Setup of run A:
==> flow/design.v <==
`timescale 1ns/10ps
module circ(clk, reset, pushin, Xin, Rin, pushout, Yout);
input clk,reset,pushin;
input [23:0] Xin,Rin;
output pushout;
output [23:0] Yout;
reg [23:0] Xl,Rl;
reg V1;
reg [47:0] X2,R2,diff,Diff;
reg V2;
reg V3;
reg [24:0] res;
reg [26:0] rv;
always @(posedge(clk) or posedge(reset)) begin
  if(reset) begin
    V1<=0;
    Xl<=0;
    Rl<=0;
  end else begin
    V1<= pushin;
    Xl<= Xin;
    Rl<= Rin;
  end
end
always @(posedge(clk) or posedge(reset)) begin
  if(reset) begin
    V2 <= 0;
    X2 <= 0;
    R2 <= 0;
  end else begin
    V2 <= V1;
    X2 <= Xl*Xl;
    R2 <= Rl*Rl;
  end
end
always @(posedge(clk) or posedge(reset)) begin
 if(reset) begin
  V3 <= 0;
  Diff <= 0;
 end else begin
  V3 <= V2;
  Diff <= R2-X2;
 end
end
integer ix;
always @(*) begin
 res=0;
 rv=0;
 diff=Diff;
 for(ix=0; ix < 24; ix=ix+1) begin 
   rv = { rv[24:0], diff[47:46] };
   diff={ diff[45:0],2'b0};
   if( { 1'b0,res[23:0],2'b1 } <= rv ) begin
     rv=rv - { 1'b0,res[23:0],2'b1 };
     res = { res[23:0],1'b1 };
   end else res= { res[23:0],1'b0 };
 end
end
assign pushout=V3;
assign Yout = res[23:0];
endmodule
Settings: LEC_CHECK=0, CAP_MARGIN=20, CELL_PAD_IN_SITES_DETAIL_PLACEMENT=2, CELL_PAD_IN_SITES_GLOBAL_PLACEMENT=0, CORE_ASPECT_RATIO=1.14, CORE_MARGIN=3, CORE_UTILIZATION=42, CTS_CLUSTER_SIZE=61, GPL_ROUTABILITY_DRIVEN=0, HOLD_SLACK_MARGIN=0.28, MAX_ROUTING_LAYER=met4, MIN_ROUTING_LAYER=met2, PLACE_DENSITY_LB_ADDON=0.22, SETUP_SLACK_MARGIN=5.0, SLEW_MARGIN=20, TNS_END_PERCENT=45; clock period 68.3 ns.
run.sh (not shown) runs the stock make flow with config.mk's settings and CLKGATE_MAP_FILE=.
No final results exist for run A, since it was stopped by error GRT-0116 during global routing (5_1_grt).
Edits applied to the flow inputs when going from run A to run B:
# run A
export LEC_CHECK = 0
export CAP_MARGIN = 20
export CELL_PAD_IN_SITES_DETAIL_PLACEMENT = 2
export CELL_PAD_IN_SITES_GLOBAL_PLACEMENT = 0
export CORE_ASPECT_RATIO = 1.14
export CORE_MARGIN = 3
export CORE_UTILIZATION = 42
export CTS_CLUSTER_SIZE = 61
export GPL_ROUTABILITY_DRIVEN = 0
export HOLD_SLACK_MARGIN = 0.28
export MAX_ROUTING_LAYER = met4
export MIN_ROUTING_LAYER = met2
export PLACE_DENSITY_LB_ADDON = 0.22
export SETUP_SLACK_MARGIN = 5.0
export SLEW_MARGIN = 20
export TNS_END_PERCENT = 45
create_clock -name core_clock -period 68.3 [get_ports {clk}]
# run B
export LEC_CHECK = 0
export CAP_MARGIN = 20
export CELL_PAD_IN_SITES_DETAIL_PLACEMENT = 2
export CELL_PAD_IN_SITES_GLOBAL_PLACEMENT = 0
export CORE_ASPECT_RATIO = 1.14
export CORE_MARGIN = 3
export CORE_UTILIZATION = 67
export HOLD_SLACK_MARGIN = 0.28
export MIN_ROUTING_LAYER = met2
export SETUP_SLACK_MARGIN = 5.0
export SLEW_MARGIN = 20
export TNS_END_PERCENT = 40
create_clock -name core_clock -period 80.0 [get_ports {clk}]
Results
detailed placement (3_5_place_dp): run B exited with error. As far as fraction of the mapped netlist area in simple logic gates goes, run A and run B are indistinguishable; the numbers are identical. Run A -> run B: synthesized cell count delta 0, exact match. Run A → run B: flip-flop and latch count after synthesis barely changed; area of the core dropped 61,000 sq um; top-level I/O count barely changed. Vertical extent of the die shrinks by more than 10% when moving from run A to run B. Die size, run B and run A: smaller value in run B. Die boundary width: run B vs run A down 79 um. Netlist area before placement essentially unchanged between run B and run A. Run B -> run A: count of cell types in the netlist delta 0, exact match.
For run C, these inputs were changed with respect to run B:
# run B
export LEC_CHECK = 0
export CAP_MARGIN = 20
export CELL_PAD_IN_SITES_DETAIL_PLACEMENT = 2
export CELL_PAD_IN_SITES_GLOBAL_PLACEMENT = 0
export CORE_ASPECT_RATIO = 1.14
export CORE_MARGIN = 3
export CORE_UTILIZATION = 67
export HOLD_SLACK_MARGIN = 0.28
export MIN_ROUTING_LAYER = met2
export SETUP_SLACK_MARGIN = 5.0
export SLEW_MARGIN = 20
export TNS_END_PERCENT = 40
create_clock -name core_clock -period 80.0 [get_ports {clk}]
# run C
export LEC_CHECK = 0
export ABC_AREA = 0
export CAP_MARGIN = 20
export CELL_PAD_IN_SITES_GLOBAL_PLACEMENT = 1
export CORE_MARGIN = 2
export CORE_UTILIZATION = 53
export CTS_CLUSTER_DIAMETER = 333
export CTS_CLUSTER_SIZE = 99
export PLACE_DENSITY = 0.86
export SLEW_MARGIN = 0
export TNS_END_PERCENT = 5
create_clock -name core_clock -period 80.0 [get_ports {clk}]
### Flow results
Run C | status: complete | timing, DRC, antenna: pass. Compared run B against run C; total of flip-flops plus latches after synthesis within noise. Run C vs run B — routability-driven placement congestion ratio dropped by more than 10%. Delta (run C minus run B): row count increased by 5.6% relative to the old numbers, die width now larger, cell total in the yosys stat output saw little to no change. Run C vs run B: area of the core up by more than a quarter. Taking run B as the reference, in run C initial standard-cell utilization of the core decreased by 14 points relative to the old numbers, die area +25%.
For run D, these inputs were changed with respect to run C:
# run C
export LEC_CHECK = 0
export ABC_AREA = 0
export CAP_MARGIN = 20
export CELL_PAD_IN_SITES_GLOBAL_PLACEMENT = 1
export CORE_MARGIN = 2
export CORE_UTILIZATION = 53
export CTS_CLUSTER_DIAMETER = 333
export CTS_CLUSTER_SIZE = 99
export PLACE_DENSITY = 0.86
export SLEW_MARGIN = 0
export TNS_END_PERCENT = 5
create_clock -name core_clock -period 80.0 [get_ports {clk}]
# run D
export LEC_CHECK = 0
export CAP_MARGIN = 20
export CELL_PAD_IN_SITES_GLOBAL_PLACEMENT = 1
export CORE_MARGIN = 2
export CORE_UTILIZATION = 53
export CTS_CLUSTER_DIAMETER = 237
export CTS_CLUSTER_SIZE = 46
export PLACE_DENSITY_LB_ADDON = 0.27
export SLEW_MARGIN = 0
create_clock -name core_clock -period 80.0 [get_ports {clk}]
--- outcome ---
On largest driver fanout on the critical path: between run C and run D, it ends up lower for run C. [compare] base=run C new=run D: total wirelength of the detailed-routed design rose by about 2.3%; worst slack on hold paths fell by 0.0056 ns; maximum number of pins on one net before global-route repair rose by 21%.

* * *

== build 97 ==
Starts from the design.v that is shown in full above.
clock: 42.8 ns
lec_check: 0
abc_area: 1
cap_margin: 5
core_margin: 2
core_utilization: 72
cts_cluster_diameter: 397
cts_cluster_size: 77
hold_slack_margin: 0.29
place_density: 0.66
setup_slack_margin: -2.0
slew_margin: 20
global routing: build 97 exited with error
> inputs changed (build 97 -> build 72)
- changing CTS_CLUSTER_DIAMETER from 397 to 344
- removing PLACE_DENSITY (formerly 0.66)
- changing CAP_MARGIN from 5 to 20
- removing CTS_CLUSTER_SIZE (formerly 77)
- removing SETUP_SLACK_MARGIN (formerly -2.0)
- changing CORE_UTILIZATION from 72 to 58
- changing the clock period (ns, I/O delays scaled along) from 42.8 to 43.5
==> results <==
Build 72 finished all stages; however, its layout fails the closing checks, the failures being negative setup slack. | total core area | build 72 vs build 97 | 24% higher |. Build 72 against build 97: overall die width went up; total die size now larger; post-cts resize count went up by 57; die height increased by about 11% relative to the old numbers; chip area estimate from yosys synthesis neither gained nor lost much. Comparing build 97 against build 72, there is no change at all in area of the mapped netlist. Build 72 vs. build 97: number of post-CTS setup repair buffers went up by about 11%. On build 72: placed standard-cell area is about 1.7% higher than what build 97 gave.
diff inputs: build 72 => build 76
- CORE_UTILIZATION: 58 -> 71
- CTS_CLUSTER_DIAMETER: 344 -> unset
- HOLD_SLACK_MARGIN: 0.29 -> unset
- ABC_AREA: 1 -> unset
- the clock period (ns, I/O delays scaled along): 43.5 -> 50.0
### Flow results
Of build 76 and build 72, not a single run came through the flow clean. Complete run, failing final checks: build 72, reason negative setup slack. Build 76 never completed; the flow aborted with a tool error in global routing. Build 76 gives less placeable core area than build 72 did. Taking build 72 as the reference, in build 76 detailed placement HPWL now smaller; synthesized area down about 7%; number of instances resized during post-cts repair +79%; mean instance size in the synthesized netlist now sits higher; worst setup slack before clock tree synthesis down 10,990 ps.

* * *

Setup of try-tundra:
Starts from the design.v that is shown in full above.
export LEC_CHECK = 0
export CAP_MARGIN = 40
export CELL_PAD_IN_SITES_DETAIL_PLACEMENT = 1
export CORE_MARGIN = 5
export CORE_UTILIZATION = 63
export GPL_ROUTABILITY_DRIVEN = 0
export GPL_TIMING_DRIVEN = 0
export SETUP_SLACK_MARGIN = 5.0
export SLEW_MARGIN = 5
export TNS_END_PERCENT = 55
create_clock -name core_clock -period 44.8 [get_ports {clk}]
Seen in the log of try-tundra: DPL-0033 during detailed placement (3_5_place_dp), after which the run never completed.
Inputs modified between try-tundra and try-fjord:
Settings: removing TNS_END_PERCENT (formerly 55); changing SLEW_MARGIN from 5 to 20; removing CELL_PAD_IN_SITES_DETAIL_PLACEMENT (formerly 1); removing GPL_ROUTABILITY_DRIVEN (formerly 0); removing SETUP_SLACK_MARGIN (formerly 5.0); changing CORE_UTILIZATION from 63 to 40; removing GPL_TIMING_DRIVEN (formerly 0); changing CORE_MARGIN from 5 to 2; changing CAP_MARGIN from 40 to 20; changing the clock period (ns, I/O delays scaled along) from 44.8 to 80.0.
- Diff try-tundra -> try-fjord: height of the die now larger, chip footprint now larger, number of core rows now larger, effective utilization at floorplan now smaller.
- try-fjord finished every step from synthesis to the final layout, and the layout passed the timing, DRC and antenna checks.
Modified inputs, try-violet compared to try-fjord
Settings: SLEW_MARGIN now 0, was 20; CTS_CLUSTER_SIZE now 99, previously not set; CTS_CLUSTER_DIAMETER now 333, previously not set; ABC_AREA now 0, previously not set; PLACE_DENSITY_LB_ADDON now 0.27, previously not set; TNS_END_PERCENT now 15, previously not set; CORE_UTILIZATION now 42, was 40; CELL_PAD_IN_SITES_GLOBAL_PLACEMENT now 1, previously not set.
## What came out
Going from try-fjord to try-violet, total die size now sits lower; via count now sits lower; core utilization now sits higher.
Looking at cell count, try-violet sits 1.2% lower than try-fjord does.

* * *

Starts from the design.v that is shown in full above.
make LEC_CHECK=0 CAP_MARGIN=40 CELL_PAD_IN_SITES_DETAIL_PLACEMENT=1 CELL_PAD_IN_SITES_GLOBAL_PLACEMENT=1 CORE_MARGIN=8 CORE_UTILIZATION=63 GPL_ROUTABILITY_DRIVEN=1 GPL_TIMING_DRIVEN=0 MAX_ROUTING_LAYER=met4 PLACE_DENSITY_LB_ADDON=0.04 SETUP_SLACK_MARGIN=3.37 SLEW_MARGIN=5 TNS_END_PERCENT=25 finish   # period 110.0 ns
The starting point did not get past 5_1_grt.
Change:
==> flow/config.mk (replaced) <==
export PLATFORM = sky130hd
export DESIGN_NAME = circ
export DESIGN_NICKNAME = circ
export VERILOG_FILES = /design/flow/design.v
export SDC_FILE = /design/flow/constraint.sdc
export NUM_CORES = 4
export LEC_CHECK = 0
export ABC_AREA = 1
export CAP_MARGIN = 20
export CORE_MARGIN = 2
export CORE_UTILIZATION = 62
export SLEW_MARGIN = 20
==> flow/constraint.sdc (replaced) <==
create_clock -name core_clock -period 88.9 [get_ports {clk}]
set_input_delay 17.7800 -clock core_clock [delete_from_list [all_inputs] [get_ports {clk}]]
set_output_delay 17.7800 -clock core_clock [all_outputs]
set_load 0.01 [all_outputs]
The new run ran to the end with no violations.
Synthesized cell count increases by a quarter to a third.
Synthesized area increases by a little under a tenth.
Die size increases slightly.
Change:
--- a/flow/config.mk
+++ b/flow/config.mk
@@ -11 +11,3 @@
-export CORE_UTILIZATION = 62
+export CORE_UTILIZATION = 68
+export CTS_CLUSTER_DIAMETER = 237
+export CTS_CLUSTER_SIZE = 92
The changed run passed the timing, DRC and antenna checks.
Via count rises by about 7%.
Worst setup slack is worse by 1.3 ns.
Clock-buffer cell count is unchanged.
Sequential share of layout area hardly moves.
Register-to-register slack is worse by 1.2 ns.

* * *

== run 1 ==
Starts from the design.v that is shown in full above.
Settings: LEC_CHECK=0, CAP_MARGIN=20, CELL_PAD_IN_SITES_DETAIL_PLACEMENT=0, CORE_MARGIN=2, CORE_UTILIZATION=57, GPL_TIMING_DRIVEN=1, SETUP_SLACK_MARGIN=4.36, SLEW_MARGIN=10; clock period 29.0 ns.
Run 1 -> stages 100% | layout checks FAIL | negative setup slack
The inputs of run 2 differ from those of run 1 as listed below.
--- a/flow/config.mk
+++ b/flow/config.mk
@@ -7,8 +7,5 @@
 export LEC_CHECK = 0
 export CAP_MARGIN = 20
-export CELL_PAD_IN_SITES_DETAIL_PLACEMENT = 0
 export CORE_MARGIN = 2
-export CORE_UTILIZATION = 57
-export GPL_TIMING_DRIVEN = 1
-export SETUP_SLACK_MARGIN = 4.36
-export SLEW_MARGIN = 10
+export CORE_UTILIZATION = 65
+export SLEW_MARGIN = 20
==> flow/constraint.sdc <==
create_clock -name core_clock -period 65.1 [get_ports {clk}]
set_input_delay 13.0200 -clock core_clock [delete_from_list [all_inputs] [get_ports {clk}]]
set_output_delay 13.0200 -clock core_clock [all_outputs]
set_load 0.01 [all_outputs]
Completing all stages was not enough for run 2: its layout failed the final checks because of negative setup slack. Diff run 1 -> run 2: sequential share of layout area rose 0.52 points; worst max-slew margin expressed relative to the limit fell 3.1 points. In run 2 relative to run 1, width of the die had gone down by a few percent. On met3 track demand over resource in global routing: between run 2 and run 1, it ends up higher for run 2. Measured against each other, run 2 and run 1 differ in portion of the clock cycle consumed by the worst path in the final layout, the higher figure coming from run 1.
Modified inputs, run 3 compared to run 2
--- a/flow/config.mk
+++ b/flow/config.mk
@@ -8,4 +8,4 @@
 export CAP_MARGIN = 20
 export CORE_MARGIN = 2
-export CORE_UTILIZATION = 65
+export CORE_UTILIZATION = 68
 export SLEW_MARGIN = 20
==> flow/constraint.sdc <==
create_clock -name core_clock -period 124.0 [get_ports {clk}]
set_input_delay 24.8000 -clock core_clock [delete_from_list [all_inputs] [get_ports {clk}]]
set_output_delay 24.8000 -clock core_clock [all_outputs]
set_load 0.01 [all_outputs]
[summary]
Run 3 | stages: all done | timing, DRC, antenna: all pass. The via-per-instance ratio number comes out lower for run 2 vs run 3. On run 3: combinational share of cell area is 8.3 points higher than what run 2 gave.
Changes in run 4 relative to run 3:
--- a/flow/config.mk
+++ b/flow/config.mk
@@ -6,6 +6,8 @@
 export NUM_CORES = 4
 export LEC_CHECK = 0
+export ABC_AREA = 1
 export CAP_MARGIN = 20
 export CORE_MARGIN = 2
-export CORE_UTILIZATION = 68
+export CORE_UTILIZATION = 65
+export CTS_CLUSTER_DIAMETER = 379
 export SLEW_MARGIN = 20
==> flow/constraint.sdc <==
create_clock -name core_clock -period 53.8 [get_ports {clk}]
set_input_delay 10.7600 -clock core_clock [delete_from_list [all_inputs] [get_ports {clk}]]
set_output_delay 10.7600 -clock core_clock [all_outputs]
set_load 0.01 [all_outputs]
### Flow results
- Register area share after synthesis in run 4 vs run 3: down 0.48 points
- Post-synthesis to final-layout area growth (lower): run 3
- Both conditions hold for run 4: the flow ran to the end and the final layout passed the timing, DRC and antenna checks.
- Of run 3 and run 4, run 3 shows the higher multi-input combinational area share, with run 4 below it.
- Run 4 gives less initial antenna violation count than run 3 did.
- Relative to run 3, die span in x has increased by 19 um in run 4.

* * *

== north ==
// circ: RTL as listed in full above, without the edits since
Settings: LEC_CHECK=0, CAP_MARGIN=20, CORE_MARGIN=2, CORE_UTILIZATION=40, SLEW_MARGIN=20; clock period 77.1 ns.
north has completed all stages; timing, DRC and antenna checks passed.
#### Input delta (south over north)
- a change of CORE_UTILIZATION from 40 to 45
- a change of the clock period (ns, I/O delays scaled along) from 77.1 to 71.4
## What came out
south: no failed stages, no open violations at the end
south vs. north: hold slack rose 0.027 ns, core utilization rose 7.0 points.
Comparing north and south, the higher share of the final layout cell area in multi-input gates was measured on north.
Measured against each other, north and south differ in register-to-register slack, the lower figure coming from south.
Cmp south vs north: pre-CTS setup slack lower in south
south ended with less cell count than north.
On non-clock buffer count: between north and south, it ends up lower for north.
Routed wire length: south vs north up 2.3 mm
Of south and north, it is south that has the lower critical path depth.
south vs north, top layer used by detailed routing: met4 vs met5
The worst path required time number comes out higher for north vs south.
Modified inputs, east compared to south
- CORE_UTILIZATION changed from 45 to 65
- ABC_AREA newly set to 1
- CTS_CLUSTER_DIAMETER newly set to 344
- HOLD_SLACK_MARGIN newly set to 0.29
- the clock period (ns, I/O delays scaled along) changed from 71.4 to 43.5
--- outcome ---
- FAIL east @ global routing (5_1_grt): tool exited with error
- Compared with south, east improves core region area.
- Higher average cell area after synthesis among east and south: south
- Summary of east over south: floorplan die height -about 14%; overall chip area fell 25%.
- Changes observed in east relative to south: area share of and/or/nand/nor cells after synthesis increased 11 points, multiplexer share of the synthesized area decreased 1.4 points, tally of unique sky130hd cells used after synthesis decreased 57.
- Sort east and south by standard cell area after detailed placement desc -> top: east
- [compare] base=south new=east: number of instances in the synthesized netlist higher.
